==> inputs of build 93 <==
Design a_filter_reference_32x11, start of the top module:
module a_filter_reference_32x11(
    input [31:0] x_in,
    input clk,
    input [5:0] reset,
    output [31:0] y_out);
make LEC_CHECK=0 CAP_MARGIN=20 CELL_PAD_IN_SITES_GLOBAL_PLACEMENT=2 CORE_MARGIN=2 CORE_UTILIZATION=40 MIN_ROUTING_LAYER=met2 SLEW_MARGIN=20 finish   # period 9.0 ns
run.sh (not shown) runs the stock make flow with config.mk's settings and CLKGATE_MAP_FILE=.
==> build 85 (differences from build 93) <==
--- a/flow/config.mk
+++ b/flow/config.mk
@@ -8,6 +8,4 @@
 export CAP_MARGIN = 20
-export CELL_PAD_IN_SITES_GLOBAL_PLACEMENT = 2
 export CORE_MARGIN = 2
-export CORE_UTILIZATION = 40
-export MIN_ROUTING_LAYER = met2
+export CORE_UTILIZATION = 66
 export SLEW_MARGIN = 20
==> flow/constraint.sdc (replaced) <==
create_clock -name core_clock -period 7.46 [get_ports {clk}]
set_input_delay 1.4920 -clock core_clock [delete_from_list [all_inputs] [get_ports {clk}]]
set_output_delay 1.4920 -clock core_clock [all_outputs]
set_load 0.01 [all_outputs]
==> qor summary <==
| item | build 93 | build 85 |
|---|---|---|
| Total placed instance area | 58300 um2 | 59300 um2 |
| Critical path launch point | sixth_stage.Samples_out[3]$_SDFF_PP0_ | sixth_stage.Samples_out[9]$_SDFF_PP0_ |
| Number of nets at the end of the flow | 8083 | 8370 |
| Filler Cells Inserted | 14000 | 6005 |
| Initial drt markers | 4981 | 1774 |
| Height of the chip | 376 um | 294 um |
| Setup skew after layout | 0.0325 ns | 0.0206 ns |
| Placed cell count | 8194 | 7721 |
| Crit path depth | 32 | 31 |
| Cell row count | 136 | 106 |
| Crit path required time | 7.20 ns | 5.97 ns |
| Pre-CTS setup slack | 0.0244 ns | -1.09 ns |
| Count of placed standard cells in the final layout, fillers left out | 8341 | 7905 |
| Share of the cycle needed by the critical path after routing | 96.5% | 113% |
| Outcome | no timing/DRC/antenna violations | complete, but fails checks |
| Layout check failures | - | setup timing |
| Routed length on met3 | 51800 um | 3650 um |
| Worst slew margin relative to its limit | 30.2% | 26.5% |
| Antenna violations before repair | 1 | 2 |
| Vias after detailed routing | 55400 | 42400 |
| Highest metal layer used by the detailed router | met5 | met4 |

* * *

==> inputs of run a <==
Starting RTL as in the previous note.
Settings: LEC_CHECK=0, ABC_AREA=1, CAP_MARGIN=20, CELL_PAD_IN_SITES_GLOBAL_PLACEMENT=3, CORE_ASPECT_RATIO=1.1, CORE_MARGIN=2, CORE_UTILIZATION=40, CTS_CLUSTER_DIAMETER=182, GPL_ROUTABILITY_DRIVEN=0, GPL_TIMING_DRIVEN=0, MIN_ROUTING_LAYER=met2, PLACE_DENSITY=0.59, SETUP_SLACK_MARGIN=0.74, SLEW_MARGIN=40; clock period 9.22 ns.
==> run b (differences from run a) <==
ABC_AREA = not set   (was 1)
CELL_PAD_IN_SITES_GLOBAL_PLACEMENT = not set   (was 3)
CORE_ASPECT_RATIO = not set   (was 1.1)
CORE_UTILIZATION = 70   (was 40)
CTS_CLUSTER_DIAMETER = 201   (was 182)
CTS_CLUSTER_SIZE = 41   (was not set)
GPL_ROUTABILITY_DRIVEN = not set   (was 0)
GPL_TIMING_DRIVEN = not set   (was 0)
MIN_ROUTING_LAYER = not set   (was met2)
PLACE_DENSITY = not set   (was 0.59)
SETUP_SLACK_MARGIN = not set   (was 0.74)
SLEW_MARGIN = 20   (was 40)
==> flow/constraint.sdc (replaced) <==
create_clock -name core_clock -period 4.37 [get_ports {clk}]
set_input_delay 0.8740 -clock core_clock [delete_from_list [all_inputs] [get_ports {clk}]]
set_output_delay 0.8740 -clock core_clock [all_outputs]
set_load 0.01 [all_outputs]
==> impl_metrics.toml <==
# synthesis and place-and-route metrics
[run_status]
status = "finished clean"

[final_timing]
setup_ws_ns = 0.717
rsz0062_at_grt = "true"
whs_ns = 0.443

[layout]
finalNonFillerCells = 10900

[drt]
wl_met2_um = 110000
drt_iter0_drc = 12200

[synth]
syn_nets = 10200

[floorplan]
dieHeight_um = 421

[critical_path]
crit_type = "reg2out"
# the run above: run a

==> impl_metrics.toml <==
# physical design summary
[grt]
grt-busiest-layer = "met2"
grt_usage_pct = 78.3

[synth]
synth_area_per_cell_sq_um = 8.70
mux_share_pct = 0.197
edf_count = 0
fa_ha_area_share_pct = 41.1
synthAoiAreaFrac_pct = 11.1
synth.cellmix.simpleShare_pct = 10.9
top_cell = "inv_1"
syn_nets = 7954
top_cells_by_count = "inv_1, ha_1, nor2_1"

[place]
dp_cells = 8823
dpl-instance-area_sq_um = 71400
place_ws_ns = -2.92

[floorplan]
dieHeight_um = 285

[run_status]
firstError = "[ERROR GRT-0116] Global routing finished with congestion. Check the congestion regions in the DRC Viewer."
stop_stage = "global routing"
status = "did not finish"

[clocking]
cts_hold_buf = 0
# the run above: run b


* * *

==> inputs of 04-22 <==
Starting RTL as in the previous note.
clock: 9.22 ns
lec_check: 0
cap_margin: 20
cell_pad_in_sites_global_placement: 3
core_aspect_ratio: 1.1
core_margin: 2
core_utilization: 40
cts_cluster_diameter: 182
gpl_routability_driven: 0
gpl_timing_driven: 0
hold_slack_margin: 0.23
min_routing_layer: met2
place_density_lb_addon: 0.29
setup_slack_margin: 0.74
slew_margin: 40
==> 01-21: changes against 04-22 <==
==> flow/config.mk (replaced) <==
export PLATFORM = sky130hd
export DESIGN_NAME = a_filter_reference_32x11
export DESIGN_NICKNAME = a_filter_reference_32x11
export VERILOG_FILES = /design/flow/design.v
export SDC_FILE = /design/flow/constraint.sdc
export NUM_CORES = 4
export LEC_CHECK = 0
export CAP_MARGIN = 20
export CORE_MARGIN = 2
export CORE_UTILIZATION = 40
export SETUP_SLACK_MARGIN = 2.51
export SLEW_MARGIN = 20
==> flow/constraint.sdc (replaced) <==
create_clock -name core_clock -period 8.86 [get_ports {clk}]
set_input_delay 1.7720 -clock core_clock [delete_from_list [all_inputs] [get_ports {clk}]]
set_output_delay 1.7720 -clock core_clock [all_outputs]
set_load 0.01 [all_outputs]
==> 04-07: changes against 04-22 <==
==> flow/config.mk (replaced) <==
export PLATFORM = sky130hd
export DESIGN_NAME = a_filter_reference_32x11
export DESIGN_NICKNAME = a_filter_reference_32x11
export VERILOG_FILES = /design/flow/design.v
export SDC_FILE = /design/flow/constraint.sdc
export NUM_CORES = 4
export LEC_CHECK = 0
export CAP_MARGIN = 20
export CORE_MARGIN = 2
export CORE_UTILIZATION = 40
export SLEW_MARGIN = 20
==> flow/constraint.sdc (replaced) <==
create_clock -name core_clock -period 8.86 [get_ports {clk}]
set_input_delay 1.7720 -clock core_clock [delete_from_list [all_inputs] [get_ports {clk}]]
set_output_delay 1.7720 -clock core_clock [all_outputs]
set_load 0.01 [all_outputs]
==> 10-08: changes against 04-22 <==
==> flow/config.mk (replaced) <==
export PLATFORM = sky130hd
export DESIGN_NAME = a_filter_reference_32x11
export DESIGN_NICKNAME = a_filter_reference_32x11
export VERILOG_FILES = /design/flow/design.v
export SDC_FILE = /design/flow/constraint.sdc
export NUM_CORES = 4
export LEC_CHECK = 0
export ABC_AREA = 1
export CAP_MARGIN = 20
export CORE_MARGIN = 2
export CORE_UTILIZATION = 72
export CTS_CLUSTER_SIZE = 74
export PLACE_DENSITY_LB_ADDON = 0.0
export SLEW_MARGIN = 20
==> flow/constraint.sdc (replaced) <==
create_clock -name core_clock -period 7.3 [get_ports {clk}]
set_input_delay 1.4600 -clock core_clock [delete_from_list [all_inputs] [get_ports {clk}]]
set_output_delay 1.4600 -clock core_clock [all_outputs]
set_load 0.01 [all_outputs]
==> notes <==
01-21 finished with timing, DRC and antenna clean. 04-22 completed without violations. 04-07 completed without violations. 10-08 never finished: it broke off in global routing (5_1_grt).
Worst setup slack: 04-07 is worse than 01-21 (110 ps).
The highest sequential share of layout area belongs to 04-07, the lowest to 01-21.
In 01-21 the register-to-register slack is better than in 04-22, by 800 ps.
Routed wire length: 01-21 is smaller than 04-22 (about 13%).
Die area is about the same in 01-21 and 04-22.
==> figures <==
item	10-08	01-21	04-22	04-07
Outcome	aborted with a tool error	finished clean	finished clean	finished clean
Last stage reached	global routing (5_1_grt)	-	-	-
Worst setup SP type	-	register	register	register
Comb gate area	-	0.0435 mm2	0.0397 mm2	0.0391 mm2
Site Rows	108	136	143	136
Post-synth cell types	66	76	76	76
Critical path origin	-	sixth_stage.Samples_out[4]	sixth_stage.Samples_out[5]	sixth_stage.Samples_out[10]
OpenROAD warning count	-	129	131	126
Post-synth net total	10,188	7,954	7,954	7,954
Crit-path max cell delay	-	510 ps	560 ps	530 ps
Number of standard cells in the layout, taps in and fillers out	-	8,469	8,461	8,348

* * *

==> branch garnet <==
Starting RTL as in the previous note.
Settings: LEC_CHECK=0, CAP_MARGIN=20, CORE_MARGIN=2, CORE_UTILIZATION=72, CTS_CLUSTER_DIAMETER=222, MAX_ROUTING_LAYER=met4, PLACE_DENSITY_LB_ADDON=0.01, SETUP_SLACK_MARGIN=-0.42, SLEW_MARGIN=20; clock period 7.46 ns.
==> branch yarrow (differences from branch garnet) <==
- CORE_UTILIZATION: 72 -> 40
- CTS_CLUSTER_DIAMETER: 222 -> not set
- HOLD_SLACK_MARGIN: not set -> 0.23
- MAX_ROUTING_LAYER: met4 -> not set
- PLACE_DENSITY_LB_ADDON: 0.01 -> not set
- SETUP_SLACK_MARGIN: -0.42 -> not set
- SLEW_MARGIN: 20 -> 40
==> flow/constraint.sdc (replaced) <==
create_clock -name core_clock -period 9.22 [get_ports {clk}]
set_input_delay 1.8440 -clock core_clock [delete_from_list [all_inputs] [get_ports {clk}]]
set_output_delay 1.8440 -clock core_clock [all_outputs]
set_load 0.01 [all_outputs]
==> branch amber (differences from branch garnet) <==
- CORE_UTILIZATION: 72 -> 59
- CTS_CLUSTER_DIAMETER: 222 -> not set
- MAX_ROUTING_LAYER: met4 -> not set
- PLACE_DENSITY_LB_ADDON: 0.01 -> not set
- SETUP_SLACK_MARGIN: -0.42 -> not set
==> flow/constraint.sdc (replaced) <==
create_clock -name core_clock -period 4.37 [get_ports {clk}]
set_input_delay 0.8740 -clock core_clock [delete_from_list [all_inputs] [get_ports {clk}]]
set_output_delay 0.8740 -clock core_clock [all_outputs]
set_load 0.01 [all_outputs]
==> comparison <==
Branch garnet completed and failed the layout checks on negative setup slack. Branch yarrow finished with timing, DRC and antenna clean. Branch amber finished with negative setup slack left. Flip-flop count is the same in branch yarrow and branch amber. Of branch yarrow and branch amber, branch amber has the higher via count (gap 19%, measured against branch amber). The lowest count of clock-buffer cells in the layout belongs to branch garnet, the highest to branch yarrow. Of branch amber and branch garnet, branch amber has the higher cell count (gap about 20%, measured against branch garnet). Routed wire length, lowest first: branch yarrow, branch garnet, branch amber. In branch yarrow the register-to-register slack is higher than in branch amber, by 3.6 ns. Critical path depth: branch yarrow > branch amber > branch garnet. First-iteration DRC count, highest first: branch amber, branch garnet, branch yarrow.
